### flow/run.sh
#!/bin/bash
# the make line also repeats each setting of config.mk as NAME=value (left out here)
make -C /OpenROAD-flow-scripts/flow DESIGN_CONFIG=/design/flow/config.mk WORK_HOME=/design/flow/orfs CLKGATE_MAP_FILE= finish
### flow/config.mk
export PLATFORM = sky130hd
export DESIGN_NAME = ATCONV
export DESIGN_NICKNAME = ATCONV
export VERILOG_FILES = /design/flow/design.v
export SDC_FILE = /design/flow/constraint.sdc
export NUM_CORES = 4
export LEC_CHECK = 0
export ABC_AREA = 1
export CAP_MARGIN = 20
export CORE_MARGIN = 2
export CORE_UTILIZATION = 72
export PLACE_DENSITY = 0.42
export SLEW_MARGIN = 20
export TNS_END_PERCENT = 10
### flow/constraint.sdc
create_clock -name core_clock -period 3.42 [get_ports {clk}]
set_input_delay 0.6840 -clock core_clock [delete_from_list [all_inputs] [get_ports {clk}]]
set_output_delay 0.6840 -clock core_clock [all_outputs]
set_load 0.01 [all_outputs]
### flow/design.v
`timescale 1ns/10ps
module  ATCONV(
	input		clk,
	input		reset,
	output 	    busy,	
	input		ready,	
	output reg	[11:0]	iaddr,
	input signed [12:0]	idata,
	output	reg 	cwr,
	output  reg	[11:0]	caddr_wr,
	output reg 	[12:0] 	cdata_wr,
	output	reg 	crd,
	output reg	[11:0] 	caddr_rd,
	input 	[12:0] 	cdata_rd,
	output reg 	csel
	);
	reg [2:0] cur_state, next_state;
	localparam IDLE = 3'd0;
	localparam READ_IMAGE = 3'd1;
	localparam WRITE_MEM0 = 3'd2;
	localparam READ_MEM0 = 3'd3;
	localparam WRITE_MEM1 = 3'd4;
	localparam FINISH = 3'd5;
	reg [5:0] col, row;
	reg [4:0] tempX_L0, tempY_L0;
	reg [3:0] cnt;
	wire [3:0] is_pad;
	assign is_pad[0] = (col < 6'd2);
	assign is_pad[1] = (col > 6'd61);
	assign is_pad[2] = (row < 6'd2);
	assign is_pad[3] = (row > 6'd61);
	assign busy = !(cur_state == FINISH || cur_state == IDLE);
    reg signed [12:0] kernal;
	reg signed [29:0] conv_sum;
	reg [12:0] max;
	always @(posedge clk or posedge reset) begin
		if(reset) cur_state <= IDLE; 
		else cur_state <= next_state;
	end
	always @(*) begin
		case(cur_state)
			IDLE: begin
				if(ready == 1'b1) next_state = READ_IMAGE;
				else next_state = IDLE;
			end
			READ_IMAGE: begin
				if(cnt == 4'd11) next_state = WRITE_MEM0;
				else next_state = READ_IMAGE;
			end
			WRITE_MEM0: begin
				if(row == 6'd63 && col == 6'd63) next_state = READ_MEM0;
				else next_state = READ_IMAGE;
			end
			READ_MEM0: begin
				if(cnt == 4'd5) next_state = WRITE_MEM1;
				else next_state = READ_MEM0;
			end
			WRITE_MEM1: begin
				if(row == 6'd62 && col == 6'd62) next_state = FINISH;
				else next_state = READ_MEM0;
			end
			FINISH: begin
				next_state = IDLE;
			end
			default: begin
				next_state = IDLE;
			end
		endcase
	end
	always @(posedge clk or posedge reset) begin
		if(reset) begin
			col <= 6'd0;
			row <= 6'd0;
			cnt <= 4'd0;
			tempX_L0 <= 5'd0;
			tempY_L0 <= 5'd0;
			csel <= 1'b0;
			cwr <= 1'b0;
			crd <= 1'b0;
			max <= 13'd0;
			iaddr <= 12'd0;
			caddr_rd <= 12'd0;
			caddr_wr <= 12'd0;
			cdata_wr <= 13'd0;
		end
		else begin
			case(cur_state)
				READ_IMAGE: begin
					case(cnt)
						4'd0: begin   
							case({is_pad[2], is_pad[0]})
								2'b00: iaddr <= {row-6'd2, col-6'd2};
								2'b01: iaddr <= {row-6'd2, 6'd0};
								2'b10: iaddr <= {6'd0, col-6'd2};
								2'b11: iaddr <= {6'd0, 6'd0};
						    endcase
							conv_sum <= 30'd0;
						end
						4'd1: begin   
							if(is_pad[2] == 1'b1) iaddr <= {6'd0, col};
							else iaddr <= {row-6'd2, col};
							conv_sum <= $signed(idata) * kernal;
						end
						4'd2: begin   
							case({is_pad[2], is_pad[1]})
								2'b00: iaddr <= {row-6'd2, col+6'd2};
								2'b01: iaddr <= {row-6'd2, 6'd63};
								2'b10: iaddr <= {6'd0, col+6'd2};
								2'b11: iaddr <= {6'd0, 6'd63};
							endcase
							conv_sum <= conv_sum + $signed(idata) * kernal;
						end
						4'd3: begin   
							if(is_pad[0] == 1'b1) iaddr <= {row, 6'd0};
							else iaddr <= {row, col-6'd2};
							conv_sum <= conv_sum + $signed(idata) * kernal;
						end
						4'd4: begin   
							iaddr <= {row, col};
							conv_sum <= conv_sum + $signed(idata) * kernal;
						end
						4'd5: begin   
							if(is_pad[1] == 1'b1) iaddr <= {row, 6'd63};
							else iaddr <= {row, col+6'd2};
							conv_sum <= conv_sum + $signed(idata) * kernal;
						end
						4'd6: begin   
							case({is_pad[3], is_pad[0]})
								2'b00: iaddr <= {row+6'd2, col-6'd2};
								2'b01: iaddr <= {row+6'd2, 6'd0};
								2'b10: iaddr <= {6'd63, col-6'd2};
								2'b11: iaddr <= {6'd63, 6'd0};
							endcase
							conv_sum <= conv_sum + $signed(idata) * kernal;
						end
						4'd7: begin   
							if(is_pad[3] == 1'b1) iaddr <= {6'd63, col};
							else iaddr <= {row+6'd2, col};
							conv_sum <= conv_sum + $signed(idata) * kernal;
						end
						4'd8: begin   
							case({is_pad[3], is_pad[1]})
								2'b00: iaddr <= {row+6'd2, col+6'd2};
								2'b01: iaddr <= {row+6'd2, 6'd63};
								2'b10: iaddr <= {6'd63, col+6'd2};
								2'b11: iaddr <= {6'd63, 6'd63};
							endcase
							conv_sum <= conv_sum + $signed(idata) * kernal;
						end
						4'd9: begin
							conv_sum <= conv_sum + $signed(idata) * kernal;
						end
						4'd10: begin
							conv_sum <= conv_sum + $signed(13'h1FF4);
						end
						4'd11: begin
							caddr_wr <= {row, col};
							cdata_wr <= (conv_sum[16] || conv_sum[16:4] <= 13'd11)? 13'd0 : conv_sum[16:4]-13'd11;
						end
					endcase
					if(cnt == 11) begin
						cnt <= 4'd0;
						cwr <= 1'b1;
						csel <= 1'b0;
					end
					else 
						cnt <= cnt + 4'd1;
				end
				WRITE_MEM0: begin
					cwr <= 1'b0;
					if(col == 6'd63) begin
						col <= 6'd0;
						row <= row + 6'd1;
					end
					else 
						col <= col + 6'd1;
					if(row == 6'd63 && col == 6'd63) begin
						row <= 6'd0;
						col <= 6'd0;
						cwr <= 1'b0;
						crd <= 1'b1;
						csel <= 1'b0;
					end
				end
				READ_MEM0: begin
					case(cnt)
						4'd0: begin
							caddr_rd <= {row, col};
							max <= 13'd0;
						end
						4'd1: begin
							caddr_rd <= {row, col+6'd1};
							max <= cdata_rd;
						end
						4'd2: begin
							caddr_rd <= {row+6'd1, col};
							max <= (max > cdata_rd)? max : cdata_rd; 
						end
						4'd3: begin
							caddr_rd <= {row+6'd1, col+6'd1};
							max <= (max > cdata_rd)? max : cdata_rd; 
						end
						4'd4: begin
							max <= (max > cdata_rd)? max : cdata_rd;
						end
						4'd5: begin 
							caddr_wr <= {tempY_L0, tempX_L0};
							if(max != 13'd0) begin
								if(max[3:0] != 13'd0) cdata_wr <= (max[12:4] + 1) << 4;
								else cdata_wr <= max[12:4] << 4;
							end
							else 
								cdata_wr <= 13'd0;
						end
					endcase
					if(cnt == 4'd5) begin
						cnt <= 4'd0;
						cwr <= 1'b1;
						crd <= 1'b0;
						csel <= 1'b1;
					end
					else 
						cnt <= cnt + 4'd1;
				end
				WRITE_MEM1: begin
					if(tempX_L0 == 5'd31) begin
						tempY_L0 <= tempY_L0 + 5'd1;
						tempX_L0 <= 5'd0;
					end
					else 
						tempX_L0 <= tempX_L0 + 5'd1;
					if(col == 6'd62) begin
						col <= 6'd0;
						row <= row + 6'd2;
					end
					else
						col <= col + 6'd2;
					if(row == 6'd62 && col == 6'd62) begin
						cwr <= 1'b0;
						crd <= 1'b0;
						csel <= 1'b0;
					end
					else begin
						cwr <= 1'b0;
						crd <= 1'b1;
						csel <= 1'b0;
					end
				end
				FINISH: begin
					row <= 6'd0;
					col <= 6'd0;
					tempX_L0 <= 5'd0;
					tempY_L0 <= 5'd0;
				end
			endcase
		end
	end
	always @(*) begin
		case(cnt)
			4'd1: kernal = 13'h1FFF;
			4'd2: kernal = 13'h1FFE;
			4'd3: kernal = 13'h1FFF;
			4'd4: kernal = 13'h1FFC;
			4'd5: kernal = 13'h0010;
			4'd6: kernal = 13'h1FFC;
			4'd7: kernal = 13'h1FFF;
			4'd8: kernal = 13'h1FFE;
			4'd9: kernal = 13'h1FFF;
			default: kernal = 13'h0;
		endcase
	end
endmodule
==> run notes, run 1 <==
yosys + openroad results -> status aborted with a tool error, Fail Step global routing, tool error [ERROR GRT-0116] Global routing finished with congestion. Check the congestion regions in the DRC Viewer., Ports a little over 80, Synth top cell by count inv_1, commonest register cell after synthesis dfrtp_1, xor/xnor share ~3.5%, fp util between 70% and 80%, H-Tree Depth 4, core area ~16000 um2, clock buffer depth 2, Yosys reg bits ~110, dpl hpwl between 20000 and 30000 um, clock root buffer clkbuf_16, clk sinks roughly 110, Yosys Chip Area 11600 um2, Syn Nets 1772, Synth Seq Share 25.3%, total CTS buffers 17, EDFF count, synth 17, Total GRT Usage approximately 79%, chip width about 130 um, row count between 40 and 50, chip area 17200 um2, Unique cell types between 50 and 60, yosys cell count 1552, post-synth top area cell dfrtp_1, post-synth top area share 20.7%, total grt overflow between 100 and 150, Synth Instances about 1.6k, final RePlAce weighted congestion slightly below 1, adder-cell share of the synthesized area approximately a quarter, Buffers on Ports 81, hold buffer count at cts 0, cell area after synthesis approximately 12000 um2, aoi/oai-family share of the synthesized area 13.9%, mux share 0%, mean post-synth cell area ~7.5 um2, pre-CTS setup slack -3980 ps, Top logic family adder cells, Basic Gates by Area a little over a fifth, Synth top cells by count inv_1 (293), nand2_1 (266), nor2_1 (169), ha_1 (125), o21ai_0 (98), Die Ht ~130 um, biggest area cells dfrtp_1 (21%), ha_1 (13%), fa_1 (11%), placed insts roughly 2.0k, synth warn 1, Async SR Flop Fraction between 80% and 90%
==> through the flow <==
step / hold WS, ps / utilization [%] / area [um2]
after detailed placement: 473 / 89.4 / 14100
after floorplan: 492 / - / 11900
after CTS: 491 / 97.0 / 15300
after global placement: 463 / 89.4 / 14100
==> repair_timing <==
| action | in CTS |
|---|---|
| setup endpoints to repair | 15 |
| endpoints found under the hold margin | 0 |
| resized | 85 |
| gates cloned | 0 |
| pin swaps | 69 |
| buffers inserted | 23 |
==> per-layer routing <==
metal,GRT usage [%],GRT overflow
met1,76.0,1
met2,96.5,72
met3,63.4,3
met4,85.7,55
met5,29.7,0
==> run 2, diff against run 1 <==
ABC_AREA = not set   (was 1)
CAP_MARGIN = 15   (was 20)
CORE_ASPECT_RATIO = 1.37   (was not set)
CORE_UTILIZATION = 44   (was 72)
CTS_CLUSTER_DIAMETER = 386   (was not set)
CTS_CLUSTER_SIZE = 99   (was not set)
PLACE_DENSITY = 0.43   (was 0.42)
SETUP_SLACK_MARGIN = 0.01   (was not set)
SLEW_MARGIN = 5   (was 20)
TNS_END_PERCENT = 15   (was 10)
clock period = 10.0 ns   (was 3.42 ns; I/O delays follow)
==> run 2 against run 1 <==
The run now finishes clean; area after synthesis increased by 0.13%; die size grew 62%; synthesized cell count fell by 15%.
==> run notes, run 2 <==
yosys + openroad results -> first-pass GRT wire length just over 50000 um, area delta synth->final 14.3%, largest net degree at the start of global routing between 50 and 60, Worst Setup SP idata[6], Hold Path Class reg2reg, Syn Nets 1546, chip area between 20000 and 30000 um2, number of nets in the layout between 1.5k and 2k, via/cell ratio 5.43, diode count 0, Die Ht between 150 and 200 um, total negative setup slack 0 ps, per-cell routed wire length 17.9 um, max-slew violations 0, vias in the first global route just under 10k, cell area after synthesis 11600 um2, CTS tree done, Log Warnings 44, skew final roughly 10 ps, biggest area cells dfrtp_1 (21%), ha_1 (13%), fa_1 (11%), antenna-violating nets left 0, Reg2Reg Launch Point cnt[3]$_DFFE_PP0N_, Synth top cell by count inv_1, adder-cell share of the synthesized area around 25%, xor/xnor share 6.31%, yosys cell count approximately 1.3k, setup ws final 1330 ps, post-synth top area share ~21%, CP top delay family adder cells, Yosys reg bits ~110, reg2reg path depth 28, Crit. End Element flip-flop, Yosys Chip Area 11600 um2, Ports 82, Synth Instances between 1k and 1.5k, # setup viols final 0, Synth Seq Share 25.2%, synth warn 1, clk sinks 114, final RePlAce weighted congestion 0.839, Max transition margin 35.1%, DRC viols 0, DR iter-0 viols 454, CP Max Fanout 13, initial antenna violation count 0, placed cell areas about 13000 um2, Levels on crit path 26, post-synth top area cell dfrtp_1, Crit path required time between 10000 and 15000 ps, commonest register cell after synthesis dfrtp_1, pre-CTS setup slack approximately 920 ps, worst reg2reg path endpoint conv_sum[15]$_DFFE_PP_, total CTS buffers 17, crit path to conv_sum[15]$_DFFE_PP_, chip width between 100 and 150 um, EDFF count, synth 17, final WL just over 30000 um, fin util 51.2%, clock root buffer clkbuf_16, Basic Gates by Area between 10% and 20%, Resize count post-CTS 0, dpl hpwl 24100 um, Buffers on Ports roughly 81, CP max stage delay ~640 ps, mean post-synth cell area between 8 and 9 um2, crit path time final just under 9000 ps, Final Hold Fails 0, hold path endpoint caddr_wr[4]$_DFFE_PP0P_, Slowest-stage cell, CP clkdlybuf4s50_1, fp util between 40 and 50%, row count 69, H-Tree Depth 4, # fillers roughly 2.5k, WS Path Type in2reg, Async SR Flop Fraction a little under nine tenths, aoi/oai-family share of the synthesized area between 10% and 20%, Worst Path Arrival around 8800 ps, mux share around 3.7%, RSZ-0062 raised after global routing false, clk ins delay skew pair 430 ps, cell area after layout 13300 um2, total grt overflow 0, clock buffer depth 2, postcts setup bufs 0, Pre-Repair DR Iteration Count 4, core area ~26000 um2, routed vias between 9k and 10k, Total GRT Usage a little under a quarter, Top logic family adder cells, origin of the worst min-delay path caddr_wr[4]$_DFFE_PP0P_, Unique cell types approximately 75, total of max-cap violations 0, Reg2Reg Setup Slack slightly below 2000 ps, Max Fclk 115 MHz, CTS clock-pin slew for the worst setup and hold paths approximately 60 ps, Period Utilization, post-route between 80% and 90%, status complete, no violations, Hold Crit Depth 2, Buf+Inv Stages, Crit Path 5, startpoint class of the critical path primary input, hold buffer count at cts 0, Tightest Pin Transition just under 1000 ps, Synth top cells by count inv_1 (143), nand2_1 (127), ha_1 (125), dfrtp_1 (96), o21ai_0 (80)
## run 2: layer usage
layer | track usage (%) | vias up | part of all wire [%]
li1 | - | 4669 | -
met1 | 28.9 | 4615 | 43
met2 | 41.4 | 121 | 53
met3 | 2.88 | 43 | 2.0
met4 | 7.00 | 0 | 2.1
met5 | 0 | - | 0
## run 2: per-stage QoR
stage          hold slack [ps]  std cells
6_report                   476       1740
5_1_grt                    505       1740
4_1_cts                    484       1740
3_5_place_dp               467       1709
3_3_place_gp               462       1709
2_1_floorplan              467       1326
## run 2: final cells by class
class                      instances  area (um2)  area share (%)
clock inverter                     5        50.0           0.376
inverter                         144         543            4.08
clock buffer                      26         519            3.90
sequential                       114        2940            22.1
multi-input combinational       1003        7910            59.4
tap                              355         444            3.34
timing repair buffer              93         901            6.77
==> run 3, diff against run 2 <==
CAP_MARGIN = 20   (was 15)
CORE_ASPECT_RATIO = not set   (was 1.37)
CORE_UTILIZATION = 69   (was 44)
CTS_CLUSTER_DIAMETER = not set   (was 386)
CTS_CLUSTER_SIZE = 36   (was 99)
PLACE_DENSITY = not set   (was 0.43)
SETUP_SLACK_MARGIN = not set   (was 0.01)
SLEW_MARGIN = 20   (was 5)
TNS_END_PERCENT = not set   (was 15)
clock period = 7.2 ns   (was 10.0 ns; I/O delays follow)
==> run 3 against run 2 <==
Now fails the layout checks on setup timing; register-to-register slack worse by 2100 ps; critical path depth is 1 lower; sequential share of layout area is 1.8 points lower; clock skew is 2.5 ps lower; worst setup slack worse by 1500 ps; global-route usage is 14 points higher; critical path type unchanged; largest cell class unchanged; highest routed layer is now met5.
==> run notes, run 3 <==
yosys + openroad results -> Levels on crit path 25, initial antenna violation count 1, M3 GR Usage under 10%, max-slew violations 0, DRC viols 0, H-Tree Depth 4, mean post-synth cell area 8.78 um2, status complete, but fails checks, final std cells w/o fill between 1.5k and 2k, Synth top cells by count inv_1 (143), nand2_1 (127), ha_1 (125), dfrtp_1 (96), o21ai_0 (80), placed insts 1664, via/cell ratio around 6.6, chip width 134 um, first-pass GRT wire length around 53000 um, cell repeated most along the worst path fa_1, Pre-Repair DR Iteration Count 6, clk ins delay skew pair between 400 and 500 ps, Max Fclk ~140 MHz, total grt overflow 0, Synth top cell by count inv_1, total CTS buffers 17, area delta synth->final 24.5%, dpl hpwl 23700 um, origin of the worst min-delay path caddr_rd[4]$_DFFE_PP0P_, Basic Gates by Area roughly 15%, number of nets in the layout between 1.5k and 2k, total negative setup slack -477 ps, Ports between 80 and 90, Tightest Pin Transition approximately 1100 ps, GRT Max-Usage Layer met2, Max transition margin 27.3%, synth warn 1, post-synth top area share 20.6%, Worst Path Arrival 7510 ps, clock buffer depth 2, WS Path Type in2reg, Unique cell types 75, vias in the first global route 10.6k, CP top delay family adder cells, adder-cell share of the synthesized area about a quarter, largest net degree at the start of global routing ~74, CP Max Fanout 4, Top logic family adder cells, CTS clock-pin slew for the worst setup and hold paths 60 ps, Crit. End Element flip-flop, Syn Nets roughly 1.5k, row count between 40 and 50, per-cell routed wire length approximately 22 um, antenna-violating nets left 0, placed cell areas 13300 um2, startpoint class of the critical path primary input, Slowest-stage cell, CP fa_1, final RePlAce weighted congestion 0.943, Yosys reg bits 114, routing usage on met2 just over 60%, Worst Setup SP idata[4], Async SR Flop Fraction between 80% and 90%, yosys cell count about 1.3k, Reg2Reg Launch Point cnt[0]$_DFFE_PP0N_, aoi/oai-family share of the synthesized area approximately 18%, Total GRT Usage between 30% and 40%, Hold Crit Depth 2, Reg2Reg Setup Slack -130 ps, post-synth top area cell dfrtp_1, Synth Instances 1326, SO Viols setup timing, cell area after layout approximately 14000 um2, Hold Path Class reg2reg, clk sinks between 100 and 150, # fillers a little over 800, Buf+Inv Stages, Crit Path 6, skew final around 8 ps, clock root buffer clkbuf_16, Final Hold Fails 0, GR Util met1 51.3%, cell area after synthesis about 12000 um2, Yosys Chip Area between 10000 and 15000 um2, Crit path required time ~7300 ps, hold buffer count at cts 0, total of max-cap violations 0, biggest area cells dfrtp_1 (21%), ha_1 (13%), fa_1 (11%), CTS tree done, crit path to conv_sum[15]$_DFFE_PP_, hold path endpoint caddr_rd[4]$_DFFE_PP0P_, mux share around 3.7%, Buffers on Ports slightly above 80, core area roughly 17000 um2, Die Ht 134 um, DR iter-0 viols between 1k and 1.5k, # setup viols final 3, fp util between 70% and 80%, diode count 0, setup ws final -201 ps, commonest register cell after synthesis dfrtp_1, Synth Seq Share between 20% and 30%, CP max stage delay around 570 ps, xor/xnor share approximately 6.3%, crit path time final 7400 ps, final WL 37500 um, Period Utilization, post-route 103%, chip area 17900 um2, routed vias 11.3k, reg2reg path depth 29, Log Warnings between 40 and 50, worst reg2reg path endpoint conv_sum[15]$_DFFE_PP_, EDFF count, synth 17
[run 3: routing by layer]
layer | share of wire (%) | up-vias | wire length, um
met5 | 0.035 | - | 13
met4 | 5.3 | 2 | 1970
met3 | 10 | 214 | 3870
met2 | 47 | 811 | 17600
met1 | 38 | 5369 | 14100
li1 | - | 4911 | -
[run 3: timing repair]
item                                    in CTS  in global routing
resized                                     36                 81
endpoints found under the setup margin       5                  6
setup buffers                                9                 14
pin swaps                                   19                 42
cloned                                       0                  0
[run 3: area by class of cell]
type	count	area, um2	share of cell area, %
clock buffers	25	507	3.50
clock inverters	7	71.3	0.492
inverters	144	548	3.78
multi-input cells	1003	8370	57.8
flip-flops and latches	114	2940	20.3
well taps	220	275	1.90
repair buffers	206	1780	12.3
[run 3: through the flow]
stage | hold slack, ps | worst slack (ps) | utilization [%]
3_3_place_gp | 463 | -594 | 80.7
2_1_floorplan | 467 | 1.22 | -
6_report | 479 | -201 | 87.7
3_5_place_dp | 465 | -838 | 80.7
4_1_cts | 484 | 10.1 | 85.3
5_1_grt | 512 | -267 | 87.7
==> run 4, diff against run 3 <==
CORE_UTILIZATION = 33   (was 69)
CTS_CLUSTER_SIZE = not set   (was 36)
clock period = 11.9 ns   (was 7.2 ns; I/O delays follow)
==> run 4 against run 3 <==
The run now finishes clean; routed wire length down 18%; core utilization shrank 49 points; die size is 110% higher; count of clock-buffer cells in the layout decreased by 2; critical endpoint is now conv_sum[16]$_DFFE_PP_; highest routed layer is now met4.
==> run notes, run 4 <==
yosys + openroad results -> Tightest Pin Transition approximately 900 ps, Buf+Inv Stages, Crit Path 2, reg2reg path depth 27, core area 34600 um2, cell repeated most along the worst path ha_1, Pre-Repair DR Iteration Count 5, Reg2Reg Launch Point cnt[2]$_DFFE_PP0N_, biggest area cells dfrtp_1 (21%), ha_1 (13%), fa_1 (11%), diode count 0, per-cell routed wire length 16.6 um, Hold Crit Depth 2, crit path to conv_sum[16]$_DFFE_PP_, clk ins delay skew pair 420 ps, max-slew violations 0, EDFF count, synth 17, Total GRT Usage between 15 and 20%, crit path time final 9050 ps, vias in the first global route a little under 10k, largest net degree at the start of global routing between 70 and 80, yosys cell count 1326, Levels on crit path 27, aoi/oai-family share of the synthesized area 17.9%, Die Ht 192 um, Ports ~82, DR iter-0 viols between 500 and 600, H-Tree Depth 4, chip area 36800 um2, chip width 192 um, Max transition margin about two fifths, placed insts ~1.8k, post-synth top area share just over 20%, clock root buffer clkbuf_16, xor/xnor share between 6 and 7%, Worst Setup SP idata[4], Synth Instances 1326, final std cells w/o fill roughly 1.8k, Worst Path Arrival ~9200 ps, hold path endpoint caddr_wr[10]$_DFFE_PP0P_, Synth top cell by count inv_1, skew final between 7 and 8 ps, final RePlAce weighted congestion slightly below 0.9, Yosys reg bits 114, Yosys Chip Area between 10000 and 15000 um2, clk sinks 114, origin of the worst min-delay path caddr_wr[10]$_DFFE_PP0P_, total grt overflow 0, postcts setup bufs 0, total CTS buffers 17, first-pass GRT wire length a little over 50000 um, worst reg2reg path endpoint conv_sum[15]$_DFFE_PP_, status complete, no violations, via/cell ratio 5.20, Basic Gates by Area between 10% and 20%, CTS tree done, final WL 30600 um, post-synth top area cell dfrtp_1, Synth Seq Share between 20% and 30%, Reg2Reg Setup Slack approximately 3800 ps, commonest register cell after synthesis dfrtp_1, fp util 33.6%, CP max stage delay around 860 ps, Async SR Flop Fraction between 80% and 90%, CP top delay family adder cells, clock buffer depth 2, Crit. End Element flip-flop, Top logic family adder cells, mean post-synth cell area ~8.8 um2, Crit path required time 12050 ps, CP Max Fanout 16, Hold Path Class reg2reg, Buffers on Ports 81, Unique cell types roughly 75, Final Hold Fails 0, total of max-cap violations 0, synth warn 1, dpl hpwl between 20000 and 25000 um, adder-cell share of the synthesized area 25.0%, area delta synth->final 15.5%, hold buffer count at cts 0, number of nets in the layout approximately 1.6k, Period Utilization, post-route about three quarters, Log Warnings around 42, RSZ-0062 raised after global routing false, # setup viols final 0, Synth top cells by count inv_1 (143), nand2_1 (127), ha_1 (125), dfrtp_1 (96), o21ai_0 (80), CTS clock-pin slew for the worst setup and hold paths roughly 60 ps, mux share about 3.7%, antenna-violating nets left 0, Resize count post-CTS 0, row count 68, startpoint class of the critical path primary input, Slowest-stage cell, CP clkdlybuf4s50_1, Syn Nets 1546, initial antenna violation count 0, cell area after synthesis around 12000 um2, routed vias 9558, Max Fclk roughly 110 MHz, DRC viols 0, total negative setup slack 0 ps, WS Path Type in2reg
run 4: layout make-up:
class                   count  area (um2)
well taps                 455         569
flip-flops and latches    114        2940
clock buffers              23         519
multi-input cells        1003        7910
repair buffers             90         878
fillers                  3488       21200
inverters                 144         543
clock inverters             9        91.3
run 4: per-stage QoR:
stage	setup slack (ps)	hold WS (ps)	util, %	instance area, um2
after CTS	2890	486	38.8	13400
final	2850	481	38.8	13500
after floorplan	3350	467	-	11600
after global placement	2530	464	37.1	12800
after global routing	2450	510	38.8	13500
after detailed placement	2490	468	37.1	12800
run 4: per-layer routing:
layer / global-route usage [%] / up-vias / part of all wire [%]
li1: - / 4679 / -
met1: 23.9 / 4611 / 48
met2: 28.4 / 235 / 47
met3: 2.78 / 33 / 4.4
met4: 4.08 / 0 / 1.4
met5: 0 / - / 0
==> run 5, diff against run 4 <==
CORE_UTILIZATION = 21   (was 33)
GPL_TIMING_DRIVEN = 1   (was not set)
PLACE_DENSITY_LB_ADDON = 0.0   (was not set)
SLEW_MARGIN = 40   (was 20)
clock period = 6.73 ns   (was 11.9 ns; I/O delays follow)
==> run 5 against run 4 <==
Critical path depth down 1; die size grew 56%; count of clock-buffer cells in the layout fell by 4; worst setup slack got worse by 3000 ps; routed wire length rose by 36%; now fails the layout checks on setup timing; non-clock buffer count is 169 higher; sequential cell count stayed put; first-iteration DRC count down 35%; critical endpoint unchanged; largest cell class unchanged; hold slack lost 1.3 ps.
==> run notes, run 5 <==
yosys + openroad results -> SO Viols setup timing, crit path time final ~7000 ps, Tightest Pin Transition about 800 ps, Final Hold Fails 0, synth warn 1, clk sinks 114, post-synth top area cell dfrtp_1, Synth Instances between 1k and 1.5k, CP max stage delay 530 ps, row count 86, post-synth top area share 20.6%, Yosys Chip Area 11600 um2, Log Warnings between 40 and 50, setup ws final -161 ps, clock root buffer clkbuf_16, hold buffer count at cts 0, Hold Path Class reg2reg, via/cell ratio around 4.4, largest net degree at the start of global routing around 51, Buffers on Ports between 80 and 90, fp util between 20% and 30%, status complete, but fails checks, Yosys reg bits 114, xor/xnor share about 6.3%, Crit path required time between 6000 and 7000 ps, Slowest-stage cell, CP fa_1, Ports a little over 80, max-slew violations 0, clock buffer depth 2, mean post-synth cell area 8.78 um2, CP Max Fanout 4, Reg2Reg Setup Slack -80 ps, yosys cell count around 1.3k, Unique cell types 75, Syn Nets about 1.5k, DRC viols 0, CTS tree done, RSZ-0062 raised after global routing true, cell area after synthesis 11600 um2, Synth top cells by count inv_1 (143), nand2_1 (127), ha_1 (125), dfrtp_1 (96), o21ai_0 (80), worst reg2reg path endpoint conv_sum[16]$_DFFE_PP_, Worst Path Arrival 7080 ps, startpoint class of the critical path primary input, CTS clock-pin slew for the worst setup and hold paths roughly 60 ps, chip area between 50000 and 60000 um2, total of max-cap violations 0, chip width approximately 240 um, Reg2Reg Launch Point cnt[0]$_DFFE_PP0N_, EDFF count, synth 17, final WL slightly above 40000 um, commonest register cell after synthesis dfrtp_1, Buf+Inv Stages, Crit Path 4, aoi/oai-family share of the synthesized area between 10% and 20%, area delta synth->final 36.6%, Basic Gates by Area 15.0%, first-pass GRT wire length ~66000 um, adder-cell share of the synthesized area about a quarter, number of nets in the layout ~1.8k, final RePlAce weighted congestion 0.739, vias in the first global route about 11k, per-cell routed wire length about 18 um, crit path to conv_sum[16]$_DFFE_PP_, initial antenna violation count 0, Hold Crit Depth 2, Period Utilization, post-route 102%, fin util 28.9%, core area ~55000 um2, H-Tree Depth 4, hold path endpoint iaddr[11]$_DFFE_PP0P_, dpl hpwl 32500 um, Synth top cell by count inv_1, Levels on crit path 26, Max Fclk between 100 and 150 MHz, clk ins delay skew pair around 470 ps, total grt overflow 0, WS Path Type in2reg, biggest area cells dfrtp_1 (21%), ha_1 (13%), fa_1 (11%), Die Ht ~240 um, skew final between 9 and 10 ps, Worst Setup SP idata[4], antenna-violating nets left 0, routed vias approximately 10k, # setup viols final 3, Total GRT Usage 15.2%, reg2reg path depth 25, total CTS buffers 17, Synth Seq Share about 25%, Async SR Flop Fraction a little under nine tenths, Top logic family adder cells, pre-CTS setup slack -1130 ps, diode count 0, origin of the worst min-delay path iaddr[11]$_DFFE_PP0P_, Crit. End Element flip-flop, Pre-Repair DR Iteration Count 7, DR iter-0 viols 358, Max transition margin a little under half, mux share under 10%, CP top delay family adder cells
[run 5: layer usage]
metal  part of all wire (%)  vias up  global-route usage, %
met4                    1.1        0                   3.58
li1                       -     5008                      -
met2                     50       89                   26.5
met5                      0        -                      0
met1                     46     4907                   19.3
met3                    2.4       24                   2.90
[run 5: what timing repair did]
action / in CTS / in global routing
gates resized: 129 / 23
setup endpoints to repair: 8 / 8
buffers inserted: 22 / 5
pin swaps: 76 / 19
[run 5: metrics by stage]
stage          hold slack [ps]  std cells  TNS (ps)  instance area (um2)
2_1_floorplan              467       1326      -545                11800
3_3_place_gp               469       2243     -7660                14500
3_5_place_dp               473       2243     -7730                14500
4_1_cts                    488       2295      -480                15800
5_1_grt                    502       2300     -1320                15900
6_report                   479       2300      -243                15900
[run 5: cell type report]
cell class	instances	area [um2]
clock buffer	19	464
clock inverter	13	98.8
fill	5919	39100
inverter	144	548
multi-input combinational	1003	8720
sequential	114	2940
tap	748	936
timing repair buffer	259	2190
==> run 6, diff against run 5 <==
CORE_UTILIZATION = 58   (was 21)
GPL_TIMING_DRIVEN = not set   (was 1)
PLACE_DENSITY_LB_ADDON = not set   (was 0.0)
SLEW_MARGIN = 20   (was 40)
clock period = 6.68 ns   (was 6.73 ns; I/O delays follow)
==> run 6 against run 5 <==
Still fails the layout checks on setup timing; area after synthesis unchanged; clock skew up 7.9 ps; critical endpoint unchanged.
==> run notes, run 6 <==
yosys + openroad results -> Pre-Repair DR Iteration Count 6, Top logic family adder cells, crit path time final ~6800 ps, Synth Instances ~1.3k, hold path endpoint caddr_wr[9]$_DFFE_PP0P_, clock root buffer clkbuf_16, largest net degree at the start of global routing between 70 and 80, pre-CTS setup slack -1020 ps, H-Tree Depth 4, clk ins delay skew pair approximately 420 ps, fp util around 59%, final WL around 31000 um, Yosys Chip Area between 10000 and 15000 um2, chip width 146 um, Reg2Reg Setup Slack -80 ps, Hold Crit Depth 2, Ports between 80 and 90, commonest register cell after synthesis dfrtp_1, Max Fclk 147 MHz, initial antenna violation count 0, Worst Path Arrival between 6000 and 7000 ps, crit path to conv_sum[16]$_DFFE_PP_, WS Path Type in2reg, DRC viols 0, first-pass GRT wire length roughly 52000 um, Buffers on Ports slightly above 80, CP max stage delay around 570 ps, synth warn 1, worst reg2reg path endpoint conv_sum[15]$_DFFE_PP_, Die Ht around 150 um, Async SR Flop Fraction a little under nine tenths, DR iter-0 viols around 730, Total GRT Usage roughly 30%, per-cell routed wire length between 15 and 20 um, SO Viols setup timing, CP Max Fanout 4, Synth Seq Share 25.2%, skew final approximately 17 ps, antenna-violating nets left 0, origin of the worst min-delay path caddr_wr[9]$_DFFE_PP0P_, clock buffer depth 2, CTS tree done, placed cell areas between 10000 and 15000 um2, Syn Nets 1546, row count about 50, total negative setup slack -273 ps, hold_ws ~480 ps, Yosys reg bits 114, startpoint class of the critical path primary input, Tightest Pin Transition between 1000 and 1500 ps, Log Warnings between 40 and 50, Reg2Reg Launch Point cnt[0]$_DFFE_PP0N_, Buf+Inv Stages, Crit Path 5, via/cell ratio around 5.8, Final Hold Fails 0, dpl hpwl 22900 um, # setup viols final 3, Hold Path Class reg2reg, area delta synth->final 28.8%, clk sinks about 110, mean post-synth cell area 8.78 um2, Unique cell types roughly 75, routed vias between 10k and 15k, setup ws final -103 ps, biggest area cells dfrtp_1 (21%), ha_1 (13%), fa_1 (11%), number of nets in the layout ~1.7k, Worst Setup SP idata[3], Synth top cells by count inv_1 (143), nand2_1 (127), ha_1 (125), dfrtp_1 (96), o21ai_0 (80), Slowest-stage cell, CP fa_1, status complete, but fails checks, xor/xnor share under 10%, yosys cell count ~1.3k, chip area 21200 um2, total grt overflow 0, RSZ-0062 raised after global routing true, post-synth top area share approximately a fifth, post-synth top area cell dfrtp_1, cell area after synthesis 11600 um2, Synth top cell by count inv_1, cell area after layout roughly 15000 um2, CP top delay family adder cells, total of max-cap violations 0, EDFF count, synth 17, reg2reg path depth 27, Crit path required time just under 7000 ps, core area just under 20000 um2, Basic Gates by Area roughly 15%, Period Utilization, post-route 102%, aoi/oai-family share of the synthesized area 17.9%, hold buffer count at cts 0, final RePlAce weighted congestion between 0.8 and 0.9, max-slew violations 0, mux share 3.70%, adder-cell share of the synthesized area 25.0%, diode count 0, Crit. End Element flip-flop, Levels on crit path 26, total CTS buffers 17, CTS clock-pin slew for the worst setup and hold paths approximately 50 ps, Max transition margin between 30% and 40%, vias in the first global route roughly 11k
-- run 6: cell type report --
| cell class | count | area (um2) |
|---|---|---|
| clock buffer | 23 | 489 |
| multi-input combinational | 1003 | 8560 |
| inverter | 144 | 556 |
| fill | 1435 | 4590 |
| timing repair buffer | 233 | 1990 |
| sequential | 114 | 2940 |
| tap | 265 | 332 |
| clock inverter | 9 | 129 |
-- run 6: per-stage QoR --
stage	util [%]	instances
global placement	69.7	1737
floorplan	-	1326
detailed placement	69.7	1737
global route	76.6	1791
CTS	75.0	1783
finish	76.6	1791
-- run 6: per-layer routing --
| metal | track usage (%) | vias up | wire length, um |
|---|---|---|---|
| li1 | - | 4950 | - |
| met1 | 37.6 | 5025 | 13000 |
| met2 | 52.3 | 322 | 15700 |
| met3 | 4.20 | 76 | 1320 |
| met4 | 9.90 | 0 | 827 |
| met5 | 0 | - | 0 |
-- run 6: what timing repair did --
action,in CTS,in global routing
gates cloned,0,0
resized,99,55
pin swaps,43,43
endpoints found under the setup margin,8,7
buffers inserted,16,9
==> run 7, diff against run 6 <==
CAP_MARGIN = 10   (was 20)
CELL_PAD_IN_SITES_DETAIL_PLACEMENT = 2   (was not set)
CELL_PAD_IN_SITES_GLOBAL_PLACEMENT = 1   (was not set)
CORE_ASPECT_RATIO = 1.46   (was not set)
CORE_MARGIN = 5   (was 2)
CORE_UTILIZATION = 32   (was 58)
CTS_CLUSTER_DIAMETER = 333   (was not set)
GPL_TIMING_DRIVEN = 1   (was not set)
MAX_ROUTING_LAYER = met4   (was not set)
PLACE_DENSITY = 0.7   (was not set)
SETUP_SLACK_MARGIN = 1.12   (was not set)
SLEW_MARGIN = 40   (was 20)
clock period = 9.67 ns   (was 6.68 ns; I/O delays follow)
==> run 7 against run 6 <==
The run now finishes clean; first-iteration DRC count shrank 55%; critical path depth shrank 1; highest routed layer unchanged.
==> run notes, run 7 <==
yosys + openroad results -> startpoint class of the critical path primary input, fp util between 30% and 40%, Period Utilization, post-route between 80% and 90%, worst reg2reg path endpoint conv_sum[16]$_DFFE_PP_, Buffers on Ports 81, Yosys Chip Area 11600 um2, CP top delay family adder cells, # setup viols final 0, Synth Seq Share between 20% and 30%, Max transition margin roughly 47%, postcts setup bufs 0, total negative setup slack 0 ps, Async SR Flop Fraction 85.1%, yosys cell count roughly 1.3k, first-pass GRT wire length roughly 63000 um, Ports approximately 82, initial antenna violation count 0, fin util a little under two fifths, xor/xnor share under 10%, Reg2Reg Setup Slack around 1500 ps, clock buffer depth 2, clk ins delay skew pair about 440 ps, CTS clock-pin slew for the worst setup and hold paths about 60 ps, adder-cell share of the synthesized area about a quarter, status complete, no violations, Synth top cells by count inv_1 (143), nand2_1 (127), ha_1 (125), dfrtp_1 (96), o21ai_0 (80), DR iter-0 viols ~330, hold_ws 479 ps, Unique cell types ~75, CP Max Fanout 9, commonest register cell after synthesis dfrtp_1, # fillers around 4k, clock root buffer clkbuf_16, mux share ~3.7%, register area roughly 3000 um2, Crit. End Element flip-flop, Yosys reg bits around 110, Log Warnings ~42, vias in the first global route 11.6k, WS Path Type in2reg, Synth top cell by count inv_1, Hold Crit Depth 2, max-slew violations 0, core area between 30000 and 40000 um2, per-cell routed wire length approximately 21 um, Die Ht about 240 um, aoi/oai-family share of the synthesized area 17.9%, Worst Path Arrival 8400 ps, Levels on crit path 25, crit path time final ~8200 ps, crit path to conv_sum[16]$_DFFE_PP_, Pre-Repair DR Iteration Count 4, Buf+Inv Stages, Crit Path 5, DRC viols 0, Top logic family adder cells, clk sinks between 100 and 150, Total GRT Usage about 20%, routed vias ~10k, largest net degree at the start of global routing between 50 and 60, row count approximately 84, Synth Instances between 1k and 1.5k, biggest area cells dfrtp_1 (21%), ha_1 (13%), fa_1 (11%), hold path endpoint caddr_wr[6]$_DFFE_PP0P_, total grt overflow 0, Crit path required time 9840 ps, RSZ-0062 raised after global routing false, Final Hold Fails 0, Slowest-stage cell, CP fa_1, synth warn 1, Hold Path Class reg2reg, total CTS buffers 17, cell area after synthesis between 10000 and 15000 um2, chip width about 170 um, H-Tree Depth 4, hold buffer count at cts 0, EDFF count, synth 17, final WL between 30000 and 40000 um, skew final around 8.7 ps, Max Fclk 122 MHz, area delta synth->final 16.2%, Reg2Reg Launch Point cnt[2]$_DFFE_PP0N_, dpl hpwl slightly below 30000 um, Basic Gates by Area between 15 and 20%, origin of the worst min-delay path caddr_wr[6]$_DFFE_PP0P_, CTS tree done, antenna-violating nets left 0, CP max stage delay 630 ps, Syn Nets approximately 1.5k, post-synth top area share approximately a fifth, Tightest Pin Transition roughly 800 ps, final RePlAce weighted congestion between 0.8 and 0.9, total of max-cap violations 0, chip area a little over 40000 um2, Gate Area around 8000 um2, number of nets in the layout about 1.6k, via/cell ratio 5.39, post-synth top area cell dfrtp_1, Worst Setup SP idata[8], mean post-synth cell area ~8.8 um2, reg2reg path depth 30, diode count 0
-- run 7: timing repair --
action,in CTS,in global routing
endpoints found under the hold margin,0,0
setup endpoints to repair,3,5
pin swaps,0,2
resized,5,17
-- run 7: through the flow --
step / worst slack [ps] / cells / cell area (um2)
after detailed placement: 397 / 1826 / 12900
final: 1440 / 1859 / 13500
after CTS: 1120 / 1858 / 13500
after global routing: 1130 / 1859 / 13500
after global placement: 616 / 1826 / 12900
after floorplan: 1570 / 1326 / 11600
-- run 7: layer usage --
metal / vias to the layer above / track usage [%] / part of all wire, %
met5: - / - / 0
met4: 0 / 7.53 / 3.3
met3: 77 / 2.62 / 2.2
met2: 151 / 37.3 / 55
met1: 5124 / 21.4 / 39
li1: 4668 / - / -
-- run 7: area by class of cell --
type	instances	share of cell area, %
Clock buffer	24	3.79
Clock inverter	8	0.721
Inverter	144	4.01
Multi-Input combinational cell	1003	58.7
Sequential cell	114	21.7
Tap cell	473	4.37
Timing Repair Buffer	93	6.65
==> run 8, diff against run 7 <==
ABC_AREA = 0   (was not set)
CAP_MARGIN = 15   (was 10)
CELL_PAD_IN_SITES_DETAIL_PLACEMENT = not set   (was 2)
CORE_ASPECT_RATIO = 1.85   (was 1.46)
CORE_MARGIN = 2   (was 5)
CORE_UTILIZATION = 22   (was 32)
CTS_CLUSTER_DIAMETER = 245   (was 333)
CTS_CLUSTER_SIZE = 82   (was not set)
GPL_ROUTABILITY_DRIVEN = 0   (was not set)
GPL_TIMING_DRIVEN = not set   (was 1)
MAX_ROUTING_LAYER = met5   (was met4)
MIN_ROUTING_LAYER = met2   (was not set)
PLACE_DENSITY = not set   (was 0.7)
PLACE_DENSITY_LB_ADDON = 0.27   (was not set)
SETUP_SLACK_MARGIN = 1.37   (was 1.12)
SLEW_MARGIN = 20   (was 40)
TNS_END_PERCENT = 15   (was not set)
clock period = 10.0 ns   (was 9.67 ns; I/O delays follow)
==> run 8 against run 7 <==
Now fails the layout checks on DRC; count of clock-buffer cells in the layout down 3; hold slack better by 1.1 ps; clock skew up 4.6 ps; area after synthesis unchanged; final cell count up 12%; highest routed layer is now met5.
==> run notes, run 8 <==
yosys + openroad results -> final std cells w/o fill 2088, WS Path Type in2reg, routing usage on met2 31.1%, diode count 0, Tightest Pin Transition 1130 ps, fp util around 22%, post-synth top area cell dfrtp_1, Yosys reg bits 114, chip area between 50000 and 60000 um2, Synth top cells by count inv_1 (143), nand2_1 (127), ha_1 (125), dfrtp_1 (96), o21ai_0 (80), synth warn 1, hold_ws just under 500 ps, GRT Max-Usage Layer met2, Die Ht 317 um, status complete, but fails checks, clk sinks 114, DR iter-0 viols ~2.2k, placed insts 2056, # setup viols final 0, setup ws final 1720 ps, cell area after synthesis between 10000 and 15000 um2, H-Tree Depth 4, Yosys Chip Area approximately 12000 um2, Synth top cell by count inv_1, worst reg2reg path endpoint conv_sum[15]$_DFFE_PP_, Crit path required time just over 10000 ps, CP max stage delay about 540 ps, Synth Instances approximately 1.3k, Pre-Repair DR Iteration Count ~49, Slowest-stage cell, CP clkdlybuf4s50_1, Log Warnings about 42, mux share about 3.7%, Async SR Flop Fraction roughly 85%, total grt overflow 0, Top logic family adder cells, CTS clock-pin slew for the worst setup and hold paths around 60 ps, startpoint class of the critical path primary input, crit path time final about 8300 ps, Period Utilization, post-route slightly above 80%, cell area after layout roughly 14000 um2, first-pass GRT wire length a little over 60000 um, Worst Path Arrival approximately 8500 ps, clk ins delay skew pair between 400 and 500 ps, aoi/oai-family share of the synthesized area about 18%, final WL slightly above 40000 um, fin util between 20% and 30%, Basic Gates by Area 15.0%, number of nets in the layout 1599, CTS tree done, biggest area cells dfrtp_1 (21%), ha_1 (13%), fa_1 (11%), Unique cell types approximately 75, routed vias roughly 14k, Max transition margin between 20% and 30%, chip width around 170 um, skew final approximately 13 ps, Total GRT Usage around 23%, placed cell areas ~13000 um2, clock root buffer clkbuf_16, GR Util met1 0%, total of max-cap violations 0, total CTS buffers 17, total negative setup slack 0 ps, row count about 110, antenna-violating nets left 0, origin of the worst min-delay path iaddr[6]$_DFFE_PP0P_, Final Hold Fails 0, Synth Seq Share between 20% and 30%, Hold Path Class reg2reg, EDFF count, synth 17, max-slew violations 0, dpl hpwl approximately 30000 um, commonest register cell after synthesis dfrtp_1, xor/xnor share 6.31%, Levels on crit path 28, largest net degree at the start of global routing ~56, pre-CTS setup slack between 900 and 1000 ps, adder-cell share of the synthesized area 25.0%, Reg2Reg Setup Slack between 2000 and 2500 ps, CP top delay family adder cells, initial antenna violation count 0, Buf+Inv Stages, Crit Path 5, reg2reg path depth 23, RSZ-0062 raised after global routing false, M3 GR Usage 25.6%, SO Viols DRC, area delta synth->final 19.6%, DRC viols 2, yosys cell count around 1.3k, Syn Nets roughly 1.5k, Crit. End Element flip-flop, Ports between 80 and 90, Worst Setup SP idata[6], vias in the first global route 15.3k, mean post-synth cell area roughly 8.8 um2, Buffers on Ports 81, per-cell routed wire length between 15 and 20 um, clock buffer depth 2, core area 52300 um2, Max Fclk approximately 120 MHz, crit path to conv_sum[16]$_DFFE_PP_, hold path endpoint iaddr[6]$_DFFE_PP0P_, post-synth top area share around a fifth, Hold Crit Depth 2, Reg2Reg Launch Point cnt[1]$_DFFE_PP0N_, CP Max Fanout 4, via/cell ratio approximately 6.5
==> run 8: area by class of cell <==
type,count,area (um2)
Clock buffer,21,492
Clock inverter,11,124
Fill cell,5660,38400
Inverter,144,543
Multi-Input combinational cell,1003,7990
Sequential cell,114,2940
Tap cell,696,871
Timing Repair Buffer,99,967
==> run 8: what timing repair did <==
item	CTS	global route
setup buffers	0	0
endpoints found under the hold margin	0	0
gates resized	1	24
hold buffers	0	0
endpoints found under the setup margin	1	5
pin swaps	0	2
==> run 8: metal layers <==
layer | up-vias | part of all wire [%]
met3 | 290 | 34
li1 | 4646 | -
met5 | - | 0.11
met1 | 4905 | 0
met2 | 3799 | 59
met4 | 2 | 6.6
==> run 9, diff against run 8 <==
ABC_AREA = not set   (was 0)
CAP_MARGIN = 30   (was 15)
CELL_PAD_IN_SITES_GLOBAL_PLACEMENT = not set   (was 1)
CORE_ASPECT_RATIO = 0.5   (was 1.85)
CORE_UTILIZATION = 58   (was 22)
CTS_CLUSTER_DIAMETER = 386   (was 245)
CTS_CLUSTER_SIZE = 99   (was 82)
GPL_ROUTABILITY_DRIVEN = not set   (was 0)
MAX_ROUTING_LAYER = not set   (was met5)
MIN_ROUTING_LAYER = not set   (was met2)
PLACE_DENSITY = 0.87   (was not set)
PLACE_DENSITY_LB_ADDON = not set   (was 0.27)
SETUP_SLACK_MARGIN = -0.47   (was 1.37)
SLEW_MARGIN = 5   (was 20)
==> run 9 against run 8 <==
Non-clock buffer count down 7; final cell count shrank 21%; now clean on timing, DRC and antenna; global-route usage increased by 7.2 points; count of clock-buffer cells in the layout down 1; sequential cell count unchanged; die size is 61% lower; core utilization rose by 41 points; register-to-register slack got worse by 310 ps.
==> run notes, run 9 <==
yosys + openroad results -> antenna-violating nets left 0, Buf+Inv Stages, Crit Path 5, Max Fclk around 110 MHz, skew final around 7.4 ps, xor/xnor share under 10%, H-Tree Depth 4, Slowest-stage cell, CP clkdlybuf4s50_1, Period Utilization, post-route between 80% and 90%, Basic Gates by Area approximately 15%, Unique cell types 75, startpoint class of the critical path primary input, total grt overflow 0, yosys cell count ~1.3k, Hold Crit Depth 2, CTS clock-pin slew for the worst setup and hold paths around 60 ps, clock root buffer clkbuf_16, pre-CTS setup slack 934 ps, post-synth top area cell dfrtp_1, clk sinks between 100 and 150, setup ws final ~1300 ps, # setup viols final 0, total of max-cap violations 0, hold buffer count at cts 0, diode count 0, Syn Nets between 1.5k and 2k, Hold Path Class reg2reg, mux share under 10%, biggest area cells dfrtp_1 (21%), ha_1 (13%), fa_1 (11%), Tightest Pin Transition approximately 840 ps, final WL 29900 um, Ports approximately 82, routed vias about 10k, final RePlAce weighted congestion between 0.9 and 1, worst reg2reg path endpoint conv_sum[15]$_DFFE_PP_, Max transition margin between 40% and 50%, chip width just over 200 um, Top Layer Used met4, Levels on crit path 26, reg2reg path depth 27, Yosys reg bits roughly 110, Crit path required time 10150 ps, fin util between 60% and 70%, max-slew violations 0, mean post-synth cell area 8.78 um2, post-synth top area share 20.6%, Pre-Repair DR Iteration Count 5, chip area approximately 21000 um2, Synth top cells by count inv_1 (143), nand2_1 (127), ha_1 (125), dfrtp_1 (96), o21ai_0 (80), Yosys Chip Area 11600 um2, aoi/oai-family share of the synthesized area between 15 and 20%, status complete, no violations, largest net degree at the start of global routing 69, via/cell ratio between 6 and 7, CTS tree done, area delta synth->final 13.4%, postcts setup bufs 0, Reg2Reg Launch Point cnt[1]$_DFFE_PP0N_, CP top delay family adder cells, row count 36, CP max stage delay 640 ps, dpl hpwl approximately 23000 um, DR iter-0 viols between 800 and 900, Synth top cell by count inv_1, RSZ-0062 raised after global routing false, fp util between 50% and 60%, per-cell routed wire length about 18 um, WS Path Type in2reg, placed insts 1617, Buffers on Ports just over 80, origin of the worst min-delay path caddr_rd[11]$_DFFE_PP0P_, Top logic family adder cells, CP Max Fanout 13, first-pass GRT wire length 50700 um, clk ins delay skew pair between 400 and 500 ps, Final Hold Fails 0, Reg2Reg Setup Slack 1810 ps, Async SR Flop Fraction a little under nine tenths, hold path endpoint caddr_rd[11]$_DFFE_PP0P_, met3 WL post-DR 2110 um, total CTS buffers 17, Log Warnings around 42, met1 WL 12800 um, Worst Path Arrival ~9000 ps, commonest register cell after synthesis dfrtp_1, number of nets in the layout between 1.5k and 2k, crit path time final just under 9000 ps, total negative setup slack 0 ps, Worst Setup SP idata[6], Crit. End Element flip-flop, Die Ht 104 um, clock buffer depth 2, DRC viols 0, initial antenna violation count 0, crit path to conv_sum[15]$_DFFE_PP_, Synth Seq Share 25.2%, met2 wire len 14300 um, synth warn 1, Synth Instances 1326, core area around 20000 um2, Resize count post-CTS 0, Total GRT Usage between 20% and 30%, cell area after synthesis approximately 12000 um2, # fillers around 1.5k, final std cells w/o fill around 1.7k, vias in the first global route slightly above 10k, adder-cell share of the synthesized area between 20% and 30%, EDFF count, synth 17
run 9: stage by stage:
step | cell area [um2] | hold slack (ps)
2_1_floorplan | 11600 | 467
3_3_place_gp | 12600 | 463
3_5_place_dp | 12600 | 467
4_1_cts | 13200 | 479
5_1_grt | 13200 | 499
6_report | 13200 | 472
run 9: final cells by class:
| cell class | count | area [um2] | share of cell area (%) |
|---|---|---|---|
| multi-input cells | 1003 | 7910 | 59.9 |
| well taps | 266 | 333 | 2.52 |
| clock inverters | 12 | 104 | 0.787 |
| inverters | 144 | 543 | 4.11 |
| repair buffers | 92 | 898 | 6.80 |
| clock buffers | 20 | 478 | 3.62 |
| flip-flops and latches | 114 | 2940 | 22.3 |
run 9: metal layers:
metal / up-vias / global-route usage [%]
li1: 4666 / -
met1: 4830 / 38.8
met2: 387 / 49.0
met3: 60 / 6.64
met4: 0 / 9.42
met5: - / 0
==> run 10, diff against run 9 <==
CAP_MARGIN = 20   (was 30)
CELL_PAD_IN_SITES_GLOBAL_PLACEMENT = 0   (was not set)
CORE_ASPECT_RATIO = 0.92   (was 0.5)
CORE_UTILIZATION = 72   (was 58)
CTS_CLUSTER_DIAMETER = 216   (was 386)
CTS_CLUSTER_SIZE = 38   (was 99)
PLACE_DENSITY = not set   (was 0.87)
PLACE_DENSITY_LB_ADDON = 0.3   (was not set)
SETUP_SLACK_MARGIN = not set   (was -0.47)
SLEW_MARGIN = 15   (was 5)
TNS_END_PERCENT = not set   (was 15)
clock period = 2.72 ns   (was 10.0 ns; I/O delays follow)
==> run 10 against run 9 <==
The flow now stops in clock tree synthesis; area after synthesis is the same; die size shrank 19%; synthesized cell count is the same.
==> run notes, run 10 <==
yosys + openroad results -> chip area roughly 17000 um2, Basic Gates by Area ~15%, Unique cell types roughly 75, Die Ht between 100 and 150 um, Buffers on Ports between 80 and 90, core area approximately 16000 um2, Yosys reg bits between 100 and 150, adder-cell share of the synthesized area roughly 25%, Fail Step clock tree synthesis, biggest area cells dfrtp_1 (21%), ha_1 (13%), fa_1 (11%), final RePlAce weighted congestion around 0.98, row count 44, commonest register cell after synthesis dfrtp_1, post-synth top area share 20.6%, fp util between 70% and 80%, Synth top cells by count inv_1 (143), nand2_1 (127), ha_1 (125), dfrtp_1 (96), o21ai_0 (80), aoi/oai-family share of the synthesized area approximately 18%, status aborted with a tool error, Async SR Flop Fraction a little under nine tenths, xor/xnor share under 10%, Syn Nets ~1.5k, yosys cell count 1326, Synth Instances ~1.3k, Synth top cell by count inv_1, Top logic family adder cells, cell area after synthesis between 10000 and 15000 um2, dpl hpwl approximately 28000 um, tool error [ERROR DPL-0038] Utilization greater than 100%, impossible to legalize, chip width approximately 140 um, placed cell areas around 14000 um2, synth warn 1, Yosys Chip Area approximately 12000 um2, placed insts roughly 1.7k, pre-CTS setup slack -4340 ps, Ports 82, mux share between 3 and 4%, post-synth top area cell dfrtp_1, EDFF count, synth 17, mean post-synth cell area ~8.8 um2, Synth Seq Share between 20% and 30%
==> run 10: metrics by stage <==
stage                     TNS, ps  utilization, %
after detailed placement   -55600            90.9
after global placement     -52120            90.9
after floorplan            -40160               -
==> run 11, diff against run 10 <==
CELL_PAD_IN_SITES_GLOBAL_PLACEMENT = not set   (was 0)
CORE_ASPECT_RATIO = not set   (was 0.92)
CORE_UTILIZATION = 60   (was 72)
CTS_CLUSTER_DIAMETER = not set   (was 216)
CTS_CLUSTER_SIZE = not set   (was 38)
PLACE_DENSITY_LB_ADDON = not set   (was 0.3)
SLEW_MARGIN = 20   (was 15)
clock period = 5.14 ns   (was 2.72 ns; I/O delays follow)
==> run 11 against run 10 <==
The layout now fails its checks (setup timing); die size is 19% higher; synthesized cell count did not move; area after synthesis is the same.
==> run notes, run 11 <==
yosys + openroad results -> mean post-synth cell area about 9 um2, Log Warnings roughly 47, Tightest Pin Transition a little under 1000 ps, Unique cell types around 75, clk ins delay skew pair between 400 and 500 ps, number of nets in the layout around 1.8k, RSZ-0062 raised after global routing true, commonest register cell after synthesis dfrtp_1, startpoint class of the critical path flip-flop, CTS clock-pin slew for the worst setup and hold paths 60 ps, Synth top cells by count inv_1 (143), nand2_1 (127), ha_1 (125), dfrtp_1 (96), o21ai_0 (80), clock buffer depth 2, Worst Setup SP cnt[0]$_DFFE_PP0N_, chip area ~21000 um2, synth warn 1, total negative setup slack -13340 ps, adder-cell share of the synthesized area around a quarter, Max transition margin a little over a third, largest net degree at the start of global routing around 76, reg2reg path depth 32, Syn Nets between 1.5k and 2k, Hold Crit Depth 2, Crit. End Element flip-flop, fp util 61.6%, Pre-Repair DR Iteration Count 5, placed insts 1747, cell area after layout roughly 15000 um2, Slowest-stage cell, CP fa_1, Gate Area ~8600 um2, Top logic family adder cells, origin of the worst min-delay path caddr_rd[11]$_DFFE_PP0P_, Levels on crit path 32, CTS tree done, DR iter-0 viols ~760, total grt overflow 0, WS Path Type reg2reg, Period Utilization, post-route 136%, via/cell ratio 5.88, mux share approximately 3.7%, SO Viols setup timing, hold path endpoint caddr_rd[11]$_DFFE_PP0P_, dpl hpwl ~23000 um, final RePlAce weighted congestion between 0.9 and 1, skew final 12.4 ps, diode count 0, aoi/oai-family share of the synthesized area 17.9%, # fillers between 1k and 1.5k, Reg2Reg Launch Point cnt[0]$_DFFE_PP0N_, yosys cell count 1326, register area roughly 2900 um2, crit path to conv_sum[16]$_DFFE_PP_, Crit path required time ~5300 ps, antenna-violating nets left 0, xor/xnor share about 6.3%, area delta synth->final 30.4%, Reg2Reg Setup Slack -1840 ps, Hold Path Class reg2reg, Buffers on Ports ~81, CP max stage delay approximately 530 ps, Yosys reg bits around 110, post-synth top area share about 21%, H-Tree Depth 4, Ports approximately 82, total of max-cap violations 0, chip width 143 um, initial antenna violation count 0, first-pass GRT wire length ~53000 um, Total GRT Usage approximately 33%, CP Max Fanout 7, cell area after synthesis about 12000 um2, per-cell routed wire length 17.9 um, Synth top cell by count inv_1, CP top delay family adder cells, routed vias ~11k, Die Ht ~140 um, Async SR Flop Fraction 85.1%, DRC viols 0, Max Fclk approximately 140 MHz, setup ws final -1840 ps, Yosys Chip Area 11600 um2, Buf+Inv Stages, Crit Path 6, post-synth top area cell dfrtp_1, crit path time final 6980 ps, core area approximately 19000 um2, Worst Path Arrival ~7100 ps, clock root buffer clkbuf_16, worst reg2reg path endpoint conv_sum[16]$_DFFE_PP_, total CTS buffers 17, vias in the first global route 11.1k, final std cells w/o fill 1815, EDFF count, synth 17, placed cell areas between 10000 and 15000 um2, Final Hold Fails 0, final WL 32400 um, Synth Seq Share about a quarter, row count around 50, max-slew violations 0, clk sinks 114, # setup viols final 11, status complete, but fails checks, hold buffer count at cts 0, biggest area cells dfrtp_1 (21%), ha_1 (13%), fa_1 (11%), Basic Gates by Area 15.0%, Synth Instances around 1.3k
## run 11: through the flow
step                util [%]  hold WS [ps]  worst slack, ps
finish                  80.4           478            -1840
global route            80.4           495            -2030
CTS                     78.6           483            -1730
detailed placement      73.9           470            -2210
global placement        73.9           465            -2090
floorplan                  -           467            -1530
## run 11: per-layer routing
layer | track usage [%] | wire, um
met5 | 0 | 0
met4 | 13.4 | 1140
met3 | 5.23 | 1620
met2 | 57.0 | 16500
met1 | 40.0 | 13200
## run 11: what timing repair did
action,in CTS,in global routing
endpoints found under the setup margin,11,12
buffers inserted,23,14
pin swaps,43,49
resized,49,47
## run 11: layout make-up
| class | count | share of cell area [%] |
|---|---|---|
| clock inverter | 14 | 0.676 |
| inverter | 144 | 3.63 |
| clock buffer | 18 | 2.83 |
| tap | 260 | 2.14 |
| timing repair buffer | 262 | 14.5 |
| sequential | 114 | 19.4 |
| multi-input combinational | 1003 | 56.8 |
